==> flow/design.v (excerpt) <==
module fm_lpr_fir (
    input  logic        clock,
    input  logic        reset,
    input  logic [31:0] x_in,
    output logic        x_rd_en,
    input  logic        x_empty,
    output logic [31:0] y_out,
    input  logic        y_out_full,
    output logic        y_wr_en
);
Size: ~1400 flip-flops.
==> flow/config.mk <==
export PLATFORM = sky130hd
export DESIGN_NAME = fm_lpr_fir
export DESIGN_NICKNAME = fm_lpr_fir
export VERILOG_FILES = /design/flow/design.v
export SDC_FILE = /design/flow/constraint.sdc
export NUM_CORES = 4
export LEC_CHECK = 0
export CAP_MARGIN = 40
export CORE_MARGIN = 2
export CORE_UTILIZATION = 72
export CTS_CLUSTER_SIZE = 13
export SETUP_SLACK_MARGIN = 0.95
export SLEW_MARGIN = 20
==> flow/constraint.sdc <==
create_clock -name core_clock -period 7.48 [get_ports {clock}]
set_input_delay 1.4960 -clock core_clock [delete_from_list [all_inputs] [get_ports {clock}]]
set_output_delay 1.4960 -clock core_clock [all_outputs]
set_load 0.01 [all_outputs]
run.sh (not shown) runs the stock make flow with config.mk's settings and CLKGATE_MAP_FILE=.
The baseline reached the layout checks and failed them: setup timing.
Next try:
--- a/flow/config.mk
+++ b/flow/config.mk
@@ -7,7 +7,5 @@
 export LEC_CHECK = 0
-export CAP_MARGIN = 40
+export CAP_MARGIN = 20
 export CORE_MARGIN = 2
-export CORE_UTILIZATION = 72
-export CTS_CLUSTER_SIZE = 13
-export SETUP_SLACK_MARGIN = 0.95
+export CORE_UTILIZATION = 40
 export SLEW_MARGIN = 20
==> flow/constraint.sdc (replaced) <==
create_clock -name core_clock -period 12.0 [get_ports {clock}]
set_input_delay 2.4000 -clock core_clock [delete_from_list [all_inputs] [get_ports {clock}]]
set_output_delay 2.4000 -clock core_clock [all_outputs]
set_load 0.01 [all_outputs]
- Now the flow produced a clean layout
- via count decreases by 11%
- setup slack gains 2.6 ns
- maximum frequency decreases by 17%

* * *

oak:
Starting RTL as in the previous note.
clock: 7.57 ns
lec_check: 0
abc_area: 1
cap_margin: 5
cell_pad_in_sites_detail_placement: 1
core_margin: 2
core_utilization: 42
cts_cluster_size: 69
gpl_routability_driven: 1
min_routing_layer: met1
place_density: 0.41
slew_margin: 20
tns_end_percent: 30
From the logs: oak reached the end of the flow and failed the layout checks with negative setup slack.
### oak -> pine
- setting SETUP_SLACK_MARGIN to 1.03 for the first time
- removing CELL_PAD_IN_SITES_DETAIL_PLACEMENT (formerly 1)
- changing CORE_UTILIZATION from 42 to 72
- removing ABC_AREA (formerly 1)
- setting CTS_CLUSTER_DIAMETER to 336 for the first time
- changing CAP_MARGIN from 5 to 15
- removing TNS_END_PERCENT (formerly 30)
- removing GPL_ROUTABILITY_DRIVEN (formerly 1)
- removing PLACE_DENSITY (formerly 0.41)
- changing CTS_CLUSTER_SIZE from 69 to 10
- removing MIN_ROUTING_LAYER (formerly met1)
- changing the clock period (ns, I/O delays scaled along) from 7.57 to 6.3
==> results <==
pine: flow complete, layout not clean; failing: negative setup slack. Diff oak -> pine: post-synthesis instance area went down, number of rows in the core area went down, diode insertion count for antenna repair went up, detailed-routed wire length on met2 went down, area used by multi-input combinational logic went up. Of oak and pine, pine shows the higher count of buffers not belonging to the clock network in the layout, with oak below it. | CTS clock-pin slew for the worst setup and hold paths | pine vs oak | ≈ equal |. pine ends up with a fraction of cell area in non-clock buffers that is 0.79 points higher than in oak. Changes observed in pine relative to oak: detailed-route wire length now sits lower; post-route fraction of the period consumed by the critical path now sits higher; global-route usage now sits higher.
Here is what was changed in the inputs of birch compared with pine.
- CORE_UTILIZATION now 40, was 72
- CAP_MARGIN now 20, was 15
- CTS_CLUSTER_DIAMETER no longer set, was 336
- SETUP_SLACK_MARGIN now 2.96, was 1.03
- CTS_CLUSTER_SIZE no longer set, was 10
- the clock period (ns, I/O delays scaled along) now 11.1, was 6.3
[summary]
birch completed end to end with timing, DRC and antenna clean.
birch against pine: wire length saw a decrease; initial antenna violation count saw a decrease.
For pine, the destination of the critical timing path was fir_lpr_inst.product[28], unlike birch, where it was fir_lpr_inst.product[92].
diff inputs: birch => maple
- a deleted SETUP_SLACK_MARGIN that had been 2.96
- an added CTS_CLUSTER_SIZE of 25
- a change of CORE_UTILIZATION from 40 to 68
- a change of the clock period (ns, I/O delays scaled along) from 11.1 to 7.82
Notes after the runs:
- Nothing crashed in maple and all stages finished; the problem is that the final layout failed, the offending checks being negative setup slack.
- The higher worst slack at placement came out of birch.
- Logic depth of the worst register-to-register path went up by a few percent going from birch to maple.
- maple ends up with higher buffer share of cell area than birch does.
- Deepest clock path buffer count: maple < birch

* * *

## the baseline
fm_lpr_fir again, from the RTL that the note above started with.
clock: 12.0 ns
lec_check: 0
cap_margin: 20
cell_pad_in_sites_detail_placement: 2
cell_pad_in_sites_global_placement: 2
core_aspect_ratio: 0.69
core_margin: 10
core_utilization: 58
cts_cluster_diameter: 167
gpl_routability_driven: 1
max_routing_layer: met4
setup_slack_margin: 0.18
slew_margin: 40
No final results exist for the baseline, since it was stopped by error DPL-0033 during 3_5_place_dp.
Inputs modified between the baseline and the candidate:
- SLEW_MARGIN now 35, was 40
- MIN_ROUTING_LAYER now met2, previously not set
- CORE_ASPECT_RATIO now 1.69, was 0.69
- GPL_TIMING_DRIVEN now 0, previously not set
- PLACE_DENSITY now 0.37, previously not set
- CORE_UTILIZATION now 71, was 58
Results
- Taking the baseline as the reference, in the candidate proportion of synthesized flip-flops having asynchronous set or reset held steady; area of the synthesized netlist per yosys stat held steady.
- Diff the baseline..the candidate | basic-gate share of the synthesized area counting and, or, nand and nor cells | unchanged
- Going from the baseline to the candidate, vertical die dimension went up about 40%, aoi/oai-family share of the synthesized area held, width of the die went down 240 um.
- None of the runs the candidate and the baseline ends with a clean layout.
- The candidate never completed; the flow aborted with a tool error in 3_1_place_gp_skip_io.
- The flow ended early for the baseline: it failed with a tool error in 3_5_place_dp.
- Overall die area: the candidate vs the baseline down 42,000 um2
- Row count up about 40% in the candidate wrt the baseline
- In the flow results for the candidate and the baseline, the pre-placement core utilization is smaller on the baseline.

* * *

zinc:
Starting RTL as in the previous note.
// fm_lpr_fir
module fm_lpr_fir (
    input  logic        clock,
    input  logic        reset,
    input  logic [31:0] x_in,
    output logic        x_rd_en,
    input  logic        x_empty,
    output logic [31:0] y_out,
    input  logic        y_out_full,
    output logic        y_wr_en
);
localparam AUDIO_LPR_COEFF_TAPS = 32;
localparam [AUDIO_LPR_COEFF_TAPS*32-1:0] AUDIO_LPR_COEFFS = {
    32'hfffffffd, 32'hfffffffa, 32'hfffffff4, 32'hffffffed, 32'hffffffe5, 32'hffffffdf, 32'hffffffe2, 32'hfffffff3,
    32'h00000015, 32'h0000004e, 32'h0000009b, 32'h000000f9, 32'h0000015d, 32'h000001be, 32'h0000020e, 32'h00000243,
    32'h00000243, 32'h0000020e, 32'h000001be, 32'h0000015d, 32'h000000f9, 32'h0000009b, 32'h0000004e, 32'h00000015,
    32'hfffffff3, 32'hffffffe2, 32'hffffffdf, 32'hffffffe5, 32'hffffffed, 32'hfffffff4, 32'hfffffffa, 32'hfffffffd
};
fir #(
    .TAPS(AUDIO_LPR_COEFF_TAPS),
    .DECIMATION(8),
    .DATA_SIZE(32),
    .GLOBAL_COEFF(AUDIO_LPR_COEFFS),
    .UNROLL(4)
) fir_lpr_inst (
    .clock(clock),
    .reset(reset),
    .x_in(x_in),
    .x_rd_en(x_rd_en),
    .x_empty(x_empty),
    .y_out(y_out),
    .y_out_full(y_out_full),
    .y_wr_en(y_wr_en)
);
endmodule
clock: 7.08 ns
lec_check: 0
cap_margin: 35
core_margin: 2
core_utilization: 72
cts_cluster_diameter: 133
hold_slack_margin: -0.04
max_routing_layer: met4
setup_slack_margin: -0.53
slew_margin: 20
zinc: all stages done; final checks FAILED (setup timing).
Here is what was changed in the inputs of indigo compared with zinc.
Settings: SETUP_SLACK_MARGIN changed from -0.53 to -0.44; CTS_CLUSTER_DIAMETER removed (was 133); CTS_CLUSTER_SIZE newly set to 25; CAP_MARGIN changed from 35 to 20; CORE_UTILIZATION changed from 72 to 70; HOLD_SLACK_MARGIN removed (was -0.04); MAX_ROUTING_LAYER removed (was met4); the clock period (ns, I/O delays scaled along) changed from 7.08 to 6.82.
Total wire length after detailed routing, indigo and zinc: smaller value in indigo. The run showing the greater critical path's largest stage delay is indigo. As far as number of buffers on the longest clock path goes, indigo and zinc are indistinguishable; the numbers are identical. From zinc to indigo the numbers moved as follows: hold slack shows an increase of 0.026 ns, layout buffer count excluding clock buffers shows an increase of about 8%, area taken by multi-input logic gates shows an increase of about 0.5%. To summarise indigo: no stage aborted, but the layout did not pass its checks, failing on setup timing. Between indigo and zinc, the residual DRC count does not differ in any meaningful way.
The inputs of raven differ from those of indigo as listed below.
Settings: SETUP_SLACK_MARGIN changed from -0.44 to 0.18; GPL_ROUTABILITY_DRIVEN newly set to 0; CELL_PAD_IN_SITES_DETAIL_PLACEMENT newly set to 1; CORE_UTILIZATION changed from 70 to 40; CTS_CLUSTER_SIZE removed (was 25); the clock period (ns, I/O delays scaled along) changed from 6.82 to 12.0.
### Flow results
raven finished end to end and its layout was clean on timing, DRC and antenna. Comparing indigo against raven, there is no change at all in chip area from the yosys synthesis statistics. In raven, the largest fanout on the critical path came out 13 above the value in indigo.
The inputs of yarrow differ from those of raven as listed below.
Settings: CORE_UTILIZATION changed from 40 to 72; GPL_ROUTABILITY_DRIVEN removed (was 0); SETUP_SLACK_MARGIN changed from 0.18 to 2.26; CAP_MARGIN changed from 20 to 0; CTS_CLUSTER_SIZE newly set to 49; CELL_PAD_IN_SITES_DETAIL_PLACEMENT removed (was 1); the clock period (ns, I/O delays scaled along) changed from 12.0 to 7.62.
==> results <==
[flow] yarrow | stages: complete | final checks: fail | reason: setup timing
The non-filler instance count after layout of yarrow falls short of that of raven by 890.
Lower global routing met2 resource utilization was reported by raven, not yarrow.
Delta (yarrow minus raven): die outline area -140,000 µm², core utilization +40 points, proportion of cell area spent on the clock network -0.54 points, placed instance count -1,078.
Summary of the comparison: number of setup violations in the final report is higher in yarrow, relative to raven.
Against raven, the final cell area of yarrow is higher.
yarrow reports a lower clock-buffer cell count than raven does.
Against raven, yarrow comes in 2.67 ns lower on worst slack at placement.

* * *

## red
fm_lpr_fir again, from the RTL that the note above started with.
clock: 11.1 ns
lec_check: 0
cap_margin: 20
core_margin: 2
core_utilization: 40
slew_margin: 20
red went all the way through the flow, and no timing, DRC or antenna check failed.
Setup changes, red to blue
Settings: CTS_CLUSTER_SIZE now 10, previously not set; CTS_CLUSTER_DIAMETER now 49, previously not set; CAP_MARGIN now 15, was 20; CORE_UTILIZATION now 72, was 40; the clock period (ns, I/O delays scaled along) now 6.3, was 11.1.
==> results <==
- Compared with red, blue shows clock-buffer cell count that has gone down by more than 10%.
- blue gives less sequential share of layout area than red did.
- Looking only at highest achievable clock rate, and setting everything else aside, the higher value of blue and red goes to blue.
- red and blue: one clean run, red; the rest did not finish clean.
- The final report for blue shows a completed flow and a layout that fails verification, specifically negative setup slack.
- Per the comparison of blue with red, final clock skew comparable, routed wire length now larger, data required time at the worst endpoint now smaller, worst hold slack now larger, non-filler instance count after layout now smaller.
## Diff of input files: green against blue
Settings: removing CTS_CLUSTER_DIAMETER (formerly 49); changing CAP_MARGIN from 15 to 20; setting SETUP_SLACK_MARGIN to 0.91 for the first time; removing CTS_CLUSTER_SIZE (formerly 10); changing the clock period (ns, I/O delays scaled along) from 6.3 to 7.63.
Results
| green | all stages done | FAIL | negative setup slack |. Status blue: flow complete, layout not clean - negative setup slack. Going from blue to green, first-pass GRT wire length shrinks by about 1.7%. On final critical path time including I/O delays and setup: between green and blue, it ends up lower for blue. [diff] final design area excluding fillers, green relative to blue: improvement.
--- input diff green..orange ---
Settings: CTS_CLUSTER_SIZE newly set to 15; SETUP_SLACK_MARGIN removed (was 0.91); CORE_UTILIZATION changed from 72 to 70; the clock period (ns, I/O delays scaled along) changed from 7.63 to 7.76.
Findings:
Completing all stages was not enough for orange: its layout failed the final checks because of negative setup slack. orange vs green on time the worst path needs with I/O delays and setup: orange is the lower one. On upper clock frequency limit, the higher figure sits with orange, not green. Relative to green, count of clock-buffer cells in the layout decreased by about 5% in orange. In the tables for green and orange, well-tap cell count reads higher with orange. In the reports for green and orange, the larger average wire per cell in the routed design belongs to green. [orange] clock buffer count from CTS fell 1 relative to green. [orange] final wirelength fell 17 mm relative to green.

* * *

wip/umber:
fm_lpr_fir again, from the RTL that the note above started with.
Settings: LEC_CHECK=0, CAP_MARGIN=20, CELL_PAD_IN_SITES_DETAIL_PLACEMENT=1, CELL_PAD_IN_SITES_GLOBAL_PLACEMENT=1, CORE_ASPECT_RATIO=0.99, CORE_MARGIN=10, CORE_UTILIZATION=62, CTS_CLUSTER_SIZE=68, GPL_ROUTABILITY_DRIVEN=0, HOLD_SLACK_MARGIN=0.11, MIN_ROUTING_LAYER=met1, SLEW_MARGIN=0, TNS_END_PERCENT=25; clock period 7.6 ns.
wip/umber: GRT-0116 in global routing -> run aborted
Input changes introduced in wip/xenon (baseline for comparison: wip/umber):
--- a/flow/config.mk
+++ b/flow/config.mk
@@ -13 +13 @@
-export CORE_UTILIZATION = 62
+export CORE_UTILIZATION = 16
@@ -16,2 +16,2 @@
-export HOLD_SLACK_MARGIN = 0.11
-export MIN_ROUTING_LAYER = met1
+export HOLD_SLACK_MARGIN = 0.23
+export MIN_ROUTING_LAYER = met2
### Flow results
- wip/xenon finished every stage; the final checks, however, were not passed, the failures being setup timing.
- Taking wip/umber as the reference point, the starting density of the core of wip/xenon falls by 46 points.
- In the metrics for wip/xenon and wip/umber, the one carrying the higher vertical die dimension is wip/xenon.
- Synthesized area came out exactly the same in wip/xenon and wip/umber.
- Measured against wip/xenon, the die area of wip/umber comes out at 0.27 times the reference value.
[inputs] wip/garnet vs wip/xenon
==> flow/config.mk <==
export PLATFORM = sky130hd
export DESIGN_NAME = fm_lpr_fir
export DESIGN_NICKNAME = fm_lpr_fir
export VERILOG_FILES = /design/flow/design.v
export SDC_FILE = /design/flow/constraint.sdc
export NUM_CORES = 4
export LEC_CHECK = 0
export CAP_MARGIN = 20
export CORE_MARGIN = 2
export CORE_UTILIZATION = 72
export CTS_CLUSTER_DIAMETER = 355
export MAX_ROUTING_LAYER = met4
export PLACE_DENSITY_LB_ADDON = 0.0
export SETUP_SLACK_MARGIN = 2.14
export SLEW_MARGIN = 20
==> flow/constraint.sdc <==
create_clock -name core_clock -period 7.32 [get_ports {clock}]
set_input_delay 1.4640 -clock core_clock [delete_from_list [all_inputs] [get_ports {clock}]]
set_output_delay 1.4640 -clock core_clock [all_outputs]
set_load 0.01 [all_outputs]
Notes after the runs:
Diff wip/xenon -> wip/garnet: die area saw a decrease; total length of routed wires -about 14%.
Although wip/garnet finished all stages, its layout failed final checks on setup timing.
wip/garnet vs wip/xenon on slew at the pin with the worst max-slew slack: wip/garnet is the lower one.
Input changes introduced in wip/onyx (baseline for comparison: wip/garnet):
--- a/flow/config.mk
+++ b/flow/config.mk
@@ -11 +11 @@
-export CTS_CLUSTER_DIAMETER = 355
+export CTS_CLUSTER_DIAMETER = 381
@@ -14 +14 @@
-export SETUP_SLACK_MARGIN = 2.14
+export SETUP_SLACK_MARGIN = -0.5
[summary]
wip/onyx and wip/garnet ended up with nearly the same global routing met1 resource utilization. Between wip/onyx and wip/garnet, final worst-path setup slack is higher for wip/onyx, wip/garnet comes in under that. Comparing wip/onyx and wip/garnet, the lower area of all placed cells without fillers is on wip/onyx. In wip/onyx the implementation completed, yet the final layout does not meet the checks, the culprit being setup timing. wip/onyx vs wip/garnet: count of plain and timing-repair buffers in the layout down in wip/onyx. wip/onyx vs wip/garnet: hold slack down. Layout overhead on the synthesized area down 0.89 points in wip/onyx wrt wip/garnet.
